== run A ==
Design topmodule, start of the top module:
module topmodule( input clk,
input rst,
output [3:0] anode,
output [7:0] cathode,
input B1, B2, B3, B4,
input [4:0] operation);
Settings: LEC_CHECK=0, ABC_AREA=1, CAP_MARGIN=20, CELL_PAD_IN_SITES_DETAIL_PLACEMENT=0, CELL_PAD_IN_SITES_GLOBAL_PLACEMENT=3, CORE_ASPECT_RATIO=0.67, CORE_MARGIN=2, CORE_UTILIZATION=72, CTS_CLUSTER_DIAMETER=215, MAX_ROUTING_LAYER=met4, MIN_ROUTING_LAYER=met1, PLACE_DENSITY_LB_ADDON=0.01, SETUP_SLACK_MARGIN=5.0, SLEW_MARGIN=30; clock period 32.7 ns.
run.sh (not shown) runs the stock make flow with config.mk's settings and CLKGATE_MAP_FILE=.
Run A: aborted in global placement without I/O (3_1_place_gp_skip_io) (tool error)
The inputs of run B differ from those of run A as listed below.
- a deleted MIN_ROUTING_LAYER that had been met1
- a deleted CELL_PAD_IN_SITES_DETAIL_PLACEMENT that had been 0
- a deleted PLACE_DENSITY_LB_ADDON that had been 0.01
- a deleted CTS_CLUSTER_DIAMETER that had been 215
- a change of CORE_UTILIZATION from 72 to 70
- a deleted MAX_ROUTING_LAYER that had been met4
- a deleted CELL_PAD_IN_SITES_GLOBAL_PLACEMENT that had been 3
- a deleted SETUP_SLACK_MARGIN that had been 5.0
- a change of SLEW_MARGIN from 30 to 20
- a deleted CORE_ASPECT_RATIO that had been 0.67
- a change of the clock period (ns, I/O delays scaled along) from 32.7 to 40.4
==> results <==
Run B reached the final stage; the timing, design-rule and antenna checks on its layout passed. Re yosys stat chip area: no difference whatsoever between run A and run B. Total number of placement rows: run B vs run A up 12. On placeable core area: run B sits above run A. On vertical extent of the die: run B sits above run A. The die area of run B is higher than that of run A.
[inputs] run C vs run B
- an added PLACE_DENSITY of 0.65
- an added SETUP_SLACK_MARGIN of 5.0
- a change of the clock period (ns, I/O delays scaled along) from 40.4 to 20.0
## What came out
Tool error GRT-0232 stopped run C during global routing (5_1_grt); no final results.
Reported for run C and run B, clock net sink count turned out identical to the last digit.
Comparing run C against run B, there is no change at all in number of library cell types mapped by synthesis.
When the final numbers for run C and run B were put side by side, the post-DP HPWL turned out to be smaller in run B.
Changes observed in run C relative to run B: area after synthesis flat; worst setup timing slack at the placement stage moved down; number of gates resized after CTS shows an increase of 58; placed cell area grew by 9.0%; number of placed cells counting well taps +228.
Number of storage elements in the synthesis netlist: run B vs run C identical
Die extent in x came out exactly the same in run C and run B.
Buffer count from post-CTS setup fixing (lower): run B
[inputs] run D vs run C
- removing PLACE_DENSITY (formerly 0.65)
- removing ABC_AREA (formerly 1)
- removing SETUP_SLACK_MARGIN (formerly 5.0)
- changing CORE_UTILIZATION from 70 to 48
- changing the clock period (ns, I/O delays scaled along) from 20.0 to 30.0
### Flow results
Across run C and run D, a clean result was obtained everywhere but in run C. In the summary table, run C is marked failed, with error GRT-0232 raised in global routing (5_1_grt). From run C to run D, async set-reset flop share out of synthesis did not move at all. Summary: with run C as the reference, synthesized cell count in run D moved down by more than 10%. Re number of clock sinks: no difference whatsoever between run D and run C. Going from run C to run D, chip area line of the yosys report grew by 1.1%, placeable core region grew by about 47%, area after detailed placement shrank by about 7%, post-synthesis share of cell area spent on and-or and or-and gates grew by 11 points. Min post-CTS resize count across run D and run C: run D. Summary: synthesized area, run D worse than run C.


The RTL this note starts from:
==> flow/design.v <==
`timescale 1ns / 1ps
module clockDivider(input clk, rst, output reg clk_out, output tick);
reg [31:0] count; 
parameter n = 20;
always @ (posedge(clk), posedge(rst)) begin 
if (rst == 1'b1)
count <= 32'b0;
else if (count == n-1)
count <= 32'b0;
else
count <= count + 1;
end
always @ (posedge(clk), posedge(rst)) begin
if (rst == 1'b1)
clk_out <= 1'b0;
else if (count == n-1)
  clk_out <= ~clk_out;
else
 clk_out <= clk_out;
end
assign tick = (count == n-1) & ~clk_out;
endmodule
`timescale 1ns / 1ps
module refreshCounter(
input clk,
input rst,
input en,
output reg[1:0] refreshcounter
    );
    always@(posedge clk, posedge rst)
    if (rst)
    refreshcounter <= 2'd0;
    else if (en)
    refreshcounter <= refreshcounter +1; 
endmodule
`timescale 1ns / 1ps
module anodeControl(
input [1:0] refreshcounter,
output reg [3:0] anode
    );
    always @(refreshcounter)
    begin 
    case(refreshcounter)
    2'b00:
      anode= 4'b1110;
    2'b01:
      anode= 4'b1101;
    2'b10:
      anode= 4'b1011;
    2'b11:
      anode= 4'b0111;
      endcase
      end
endmodule
`timescale 1ns / 1ps
module increment(
input clk,
input rst,
input en,
input button,
output reg [3:0]in 
    );
        reg push_f;
       reg push_sync;
       reg push_sync_f;
       wire push_edge;
       always@(posedge clk, posedge rst) begin
       if (rst) begin
           push_f <= 1'b0;
           push_sync <= 1'b0;
       end else if (en) begin
           push_f <= button;
           push_sync <= push_f;    
       end
       end
       always @(posedge clk, posedge rst) begin
       if (rst) begin
           push_sync_f <= 1'b0;
       end else if (en) begin
           push_sync_f <= push_sync;
           end
       end
       assign push_edge = push_sync & ~push_sync_f;
       always @(posedge clk, posedge rst)
       begin
       if(rst)begin
       in<=0;
       end
       else if (en && push_edge)
       begin
          if (in!=9)
          in<=in+1;
          else
          in<=0;
          end
      end
endmodule
module operations(
input clk,
input en,
input [4:0] operation,
input reset,
input [3:0] dig1, dig2, dig3, dig4,
output reg [13:0] result,
output reg  negative_sign,
output reg dot
    );
    reg [7:0] num1, num2;
    always @(posedge clk) begin
      if (en) begin
        if (reset == 1) begin
            num1 <= 0;
            num2 <= 0;
        end
        else begin
            num1 <= (dig1 * 10) + dig2;
            num2 <= (dig3 * 10) + dig4;
        end
      end
    end
    always @(posedge (clk))
     begin
      if (en) begin
        if (reset == 1) begin
            result <= 16'b0;
             negative_sign <= 0;
             dot<=0;
        end
        else if (operation[0] == 1) begin     
            result <= num1 + num2;
             negative_sign <= 0;
             dot<=1;
        end
        else if (operation[1] == 1) begin     
          if (num1==num2) begin
                      result <= 0;
                      negative_sign <= 0;
                      dot<=1;
                  end
            if (num1>num2) begin
                result <= num1 - num2;
                negative_sign <= 0;
                dot<=1;
            end
            if (num2>num1) begin
                result <= num2 - num1;
                negative_sign <=  1;
                dot<=1;
            end
        end
        else if (operation[2] == 1) begin     
            result <= num1 * num2;
             negative_sign <= 0;
             dot<=1;
        end
        else if (operation[3] == 1) begin     
            result <= (num2 == 0) ? 14'd0 : num1 / num2;
             negative_sign <= 0;
            dot<=1;
        end
         else if (operation[4] == 1) begin     
                   result<= (num1 *100) + num2;
                    negative_sign <= 0;
                   dot<=0;
               end
        else
        begin
        result<= (num1 *100) + num2;
        negative_sign <= 0;
        dot<=0;
        end
      end
   end
endmodule
`timescale 1ns / 1ps
module seperate_results(input clk,
input en,
input [13:0] result,
output reg [3:0] final1, final2, final3, final4
    );
    always @(posedge clk) begin
        if (en) begin
        final1<= (result)%10;
        final2<= (result/10)%10;
        final3<= (result/100)%10;
        final4<= (result/1000)%10;
        end
    end
endmodule
module seven_seg(
input clk,
input rst,
input en,
input [3:0] in,
input dot,
output reg [7:0] out
    );
    always @(posedge(clk)) begin
                  if (en) begin
                    case(in)
                        4'b0000:             
                        out[6:0] <= 7'b0000001;    
                        4'b0001:             
                         out[6:0] <= 7'b1001111;
                        4'b0010:             
                         out[6:0] <= 7'b0010010; 
                        4'b0011:             
                         out[6:0] <= 7'b0000110;
                        4'b0100:             
                         out[6:0] <= 7'b1001100;
                        4'b0101:             
                         out[6:0] <= 7'b0100100;
                        4'b0110:             
                         out[6:0] <= 7'b0100000;
                        4'b0111:             
                         out[6:0] <= 7'b0001111;
                        4'b1000:             
                         out[6:0] <= 7'b0000000;
                        4'b1001:             
                         out[6:0] <= 7'b0000100;
                        4'b1010: 
                         out[6:0] <= 7'b1111110;                        
                        default:
                         out[6:0] <= out[6:0];
                    endcase 
                    out[7] <= dot;
                  end
    end
endmodule
`timescale 1ns / 1ps
module BCDcontrol(
input [7:0] digit1,
input [7:0] digit2,
input [7:0] digit3,
input [7:0] digit4,
input [1:0] refreshcounter,
output reg [7:0] outDigit
    );
    always @(*)
        begin 
        case(refreshcounter)
        2'd0:
          outDigit= digit1;
        2'd1:
          outDigit= digit2;
        2'd2:
          outDigit= digit3;
        2'd3:
          outDigit= digit4;
          endcase
          end
endmodule
module topmodule( input clk,
input rst,
output [3:0] anode,
output [7:0] cathode,
input B1, B2, B3, B4,
input [4:0] operation);
wire refreshclock;
wire refreshtick;
wire [1:0] refreshcounter;
wire [3:0] digit1;
wire [3:0] digit2;
wire [3:0] digit3;
wire [3:0] digit4;
wire [7:0] digit1disp;
wire [7:0] digit2disp;
wire [7:0] digit3disp;
wire [7:0] digit4disp;
wire dot;
wire [3:0] final1, final2, final3, final4; 
wire [13:0] result;     
wire negative_sign;                
clockDivider refreshclockGenerator( .clk(clk),.clk_out(refreshclock),.tick(refreshtick),.rst(rst));
refreshCounter counter(.clk(clk),.rst(rst),.en(refreshtick),.refreshcounter(refreshcounter));
anodeControl anodeControl(.refreshcounter(refreshcounter),.anode(anode));
increment case1(.clk(clk), .en(refreshtick), .rst(rst),.button(B1),.in(digit1));
increment case2(.clk(clk), .en(refreshtick), .rst(rst),.button(B2),.in(digit2));
increment case3(.clk(clk), .en(refreshtick), .rst(rst),.button(B3),.in(digit3));
increment case4(.clk(clk), .en(refreshtick), .rst(rst),.button(B4),.in(digit4));
operations operate(.clk(clk), .en(refreshtick),.operation(operation), .reset(rst), .dig1(digit1), .dig2(digit2), .dig3(digit3),.dig4(digit4), .result(result), .negative_sign(negative_sign),.dot(dot));
seperate_results seperate(.clk(clk), .en(refreshtick), .result(result), .final1(final1), .final2(final2), .final3(final3), .final4(final4));
seven_seg display1(.clk(clk), .en(refreshtick),.in(final1),.dot(1'b1),.rst(rst),.out(digit1disp));
seven_seg display2(.clk(clk), .en(refreshtick),.in(final2),.dot(1'b1),.rst(rst),.out(digit2disp));
seven_seg display3(.clk(clk), .en(refreshtick),.in(final3),.dot(dot),.rst(rst),.out(digit3disp));
seven_seg display4(.clk(clk), .en(refreshtick),.in((negative_sign) ? 4'b1010 : final4),.dot(1'b1),.rst(rst),.out(digit4disp)); 
BCDcontrol control(.digit1(digit1disp), .digit2(digit2disp),.digit3(digit3disp), .digit4(digit4disp),.refreshcounter(refreshcounter),.outDigit(cathode));
endmodule
Settings: LEC_CHECK=0, ABC_AREA=0, CAP_MARGIN=5, CORE_MARGIN=2, CORE_UTILIZATION=40, CTS_CLUSTER_DIAMETER=370, CTS_CLUSTER_SIZE=98, PLACE_DENSITY_LB_ADDON=0.2, SETUP_SLACK_MARGIN=1.34, SLEW_MARGIN=20, TNS_END_PERCENT=5; clock period 32.0 ns.
Rerun with:
==> flow/config.mk (replaced) <==
export PLATFORM = sky130hd
export DESIGN_NAME = topmodule
export DESIGN_NICKNAME = topmodule
export VERILOG_FILES = /design/flow/design.v
export SDC_FILE = /design/flow/constraint.sdc
export NUM_CORES = 4
export LEC_CHECK = 0
export CAP_MARGIN = 20
export CELL_PAD_IN_SITES_DETAIL_PLACEMENT = 1
export CORE_MARGIN = 2
export CORE_UTILIZATION = 40
export PLACE_DENSITY = 0.65
export SLEW_MARGIN = 20
export TNS_END_PERCENT = 30
After rerunning:
- The changed run completed with no timing, DRC or antenna violations
- final area falls by 0.43%
- final cell count hardly moves
- synthesized area stays the same
- sequential power barely changes
- routed wire length rises by 15%
- setup slack degrades by 1.6 ns
- first-iteration DRC count rises by 0.71%
- combinational power rises by about 10%
- die area does not change
Rerun with:
==> flow/config.mk (replaced) <==
export PLATFORM = sky130hd
export DESIGN_NAME = topmodule
export DESIGN_NICKNAME = topmodule
export VERILOG_FILES = /design/flow/design.v
export SDC_FILE = /design/flow/constraint.sdc
export NUM_CORES = 4
export LEC_CHECK = 0
export ABC_AREA = 0
export CAP_MARGIN = 20
export CELL_PAD_IN_SITES_GLOBAL_PLACEMENT = 2
export CORE_MARGIN = 7
export CORE_UTILIZATION = 15
export CTS_CLUSTER_SIZE = 65
export GPL_ROUTABILITY_DRIVEN = 0
export HOLD_SLACK_MARGIN = -0.07
export PLACE_DENSITY_LB_ADDON = 0.01
export SLEW_MARGIN = 35
export TNS_END_PERCENT = 85
Outcome:
- final area grows by a little under a tenth
- die area grows to 2.8 times its value
- worst hold slack degrades by 0.048 ns
- critical path depth grows by 1
- sequential power stays flat
- clock skew grows by 0.0092 ns
- non-clock buffer count grows by 31
- worst setup slack improves by 0.15 ns
Rerun with:
==> flow/config.mk (replaced) <==
export PLATFORM = sky130hd
export DESIGN_NAME = topmodule
export DESIGN_NICKNAME = topmodule
export VERILOG_FILES = /design/flow/design.v
export SDC_FILE = /design/flow/constraint.sdc
export NUM_CORES = 4
export LEC_CHECK = 0
export ABC_AREA = 1
export CAP_MARGIN = 5
export CORE_MARGIN = 2
export CORE_UTILIZATION = 40
export CTS_CLUSTER_DIAMETER = 370
export CTS_CLUSTER_SIZE = 70
export PLACE_DENSITY_LB_ADDON = 0.2
export SETUP_SLACK_MARGIN = 1.34
export SLEW_MARGIN = 20
Area after synthesis shrinks by about 1.1%; first-iteration DRC count grows by 36%; final area shrinks by about 8%; critical path depth grows by 29; hold slack loses 0.0082 ns; non-clock buffer count shrinks by 42; synthesized cell count grows by 19%; sequential share of layout area grows by 1.4 points; count of clock-buffer cells in the layout shrinks by 2; sequential power barely changes.


Starts from the design.v that is shown in full above.
clock: 20.5 ns
lec_check: 0
abc_area: 1
cap_margin: 20
core_margin: 2
core_utilization: 70
place_density: 0.65
setup_slack_margin: -0.5
slew_margin: 20
The starting point aborted during 5_1_grt.
==> next run, changes <==
--- a/flow/config.mk
+++ b/flow/config.mk
@@ -6,9 +6,6 @@
 export NUM_CORES = 4
 export LEC_CHECK = 0
-export ABC_AREA = 1
 export CAP_MARGIN = 20
 export CORE_MARGIN = 2
-export CORE_UTILIZATION = 70
-export PLACE_DENSITY = 0.65
-export SETUP_SLACK_MARGIN = -0.5
+export CORE_UTILIZATION = 40
 export SLEW_MARGIN = 20
==> flow/constraint.sdc (replaced) <==
create_clock -name core_clock -period 32.0 [get_ports {clk}]
set_input_delay 6.4000 -clock core_clock [delete_from_list [all_inputs] [get_ports {clk}]]
set_output_delay 6.4000 -clock core_clock [all_outputs]
set_load 0.01 [all_outputs]
With this change the flow ran to the end with no violations.
Die area is higher by well over a third.
Synthesized area rises slightly.
Synthesized cell count went down by about a fifth.
==> next run, changes <==
--- a/flow/config.mk
+++ b/flow/config.mk
@@ -7,5 +7,8 @@
 export LEC_CHECK = 0
 export CAP_MARGIN = 20
+export CELL_PAD_IN_SITES_GLOBAL_PLACEMENT = 2
 export CORE_MARGIN = 2
 export CORE_UTILIZATION = 40
-export SLEW_MARGIN = 20
+export CTS_CLUSTER_SIZE = 13
+export SLEW_MARGIN = 15
+export TNS_END_PERCENT = 75
Effect:
- sequential share of layout area decreases by 0.13 points
- fmax went down by 0.59%
- total power climbs by 4.2%
==> next run, changes <==
--- a/flow/config.mk
+++ b/flow/config.mk
@@ -6,9 +6,13 @@
 export NUM_CORES = 4
 export LEC_CHECK = 0
-export CAP_MARGIN = 20
+export ABC_AREA = 1
+export CAP_MARGIN = 5
 export CELL_PAD_IN_SITES_GLOBAL_PLACEMENT = 2
 export CORE_MARGIN = 2
 export CORE_UTILIZATION = 40
-export CTS_CLUSTER_SIZE = 13
-export SLEW_MARGIN = 15
-export TNS_END_PERCENT = 75
+export CTS_CLUSTER_DIAMETER = 370
+export CTS_CLUSTER_SIZE = 92
+export PLACE_DENSITY_LB_ADDON = 0.2
+export SETUP_SLACK_MARGIN = 1.34
+export SLEW_MARGIN = 20
+export TNS_END_PERCENT = 25
Effect: Routed wire length drops by about 14%. Worst setup slack is better by 2.8 ns. Clock-buffer cell count is lower by 2.
==> next run, changes <==
==> flow/config.mk (replaced) <==
export PLATFORM = sky130hd
export DESIGN_NAME = topmodule
export DESIGN_NICKNAME = topmodule
export VERILOG_FILES = /design/flow/design.v
export SDC_FILE = /design/flow/constraint.sdc
export NUM_CORES = 4
export LEC_CHECK = 0
export CAP_MARGIN = 20
export CORE_MARGIN = 2
export CORE_UTILIZATION = 40
export SLEW_MARGIN = 20
==> flow/constraint.sdc (replaced) <==
create_clock -name core_clock -period 30.0 [get_ports {clk}]
set_input_delay 6.0000 -clock core_clock [delete_from_list [all_inputs] [get_ports {clk}]]
set_output_delay 6.0000 -clock core_clock [all_outputs]
set_load 0.01 [all_outputs]
- The changed run finished with timing, DRC and antenna clean
- synthesized area went up by 1.1%
- global-route usage went up by 1.2 points
- design area went up by 1.3%
- core utilization went up by 0.31 points
- synthesized cell count went down by 16%
==> next run, changes <==
--- a/flow/config.mk
+++ b/flow/config.mk
@@ -8,4 +8,6 @@
 export CAP_MARGIN = 20
 export CORE_MARGIN = 2
-export CORE_UTILIZATION = 40
+export CORE_UTILIZATION = 72
+export CTS_CLUSTER_SIZE = 25
+export SETUP_SLACK_MARGIN = 3.94
 export SLEW_MARGIN = 20
==> flow/constraint.sdc (replaced) <==
create_clock -name core_clock -period 13.6 [get_ports {clk}]
set_input_delay 2.7200 -clock core_clock [delete_from_list [all_inputs] [get_ports {clk}]]
set_output_delay 2.7200 -clock core_clock [all_outputs]
set_load 0.01 [all_outputs]
After rerunning: With this change the flow stopped in 5_1_grt; die area went down by 44%; synthesized cell count is unchanged; synthesized area stays the same.
Power and IR drop assume default switching activity.
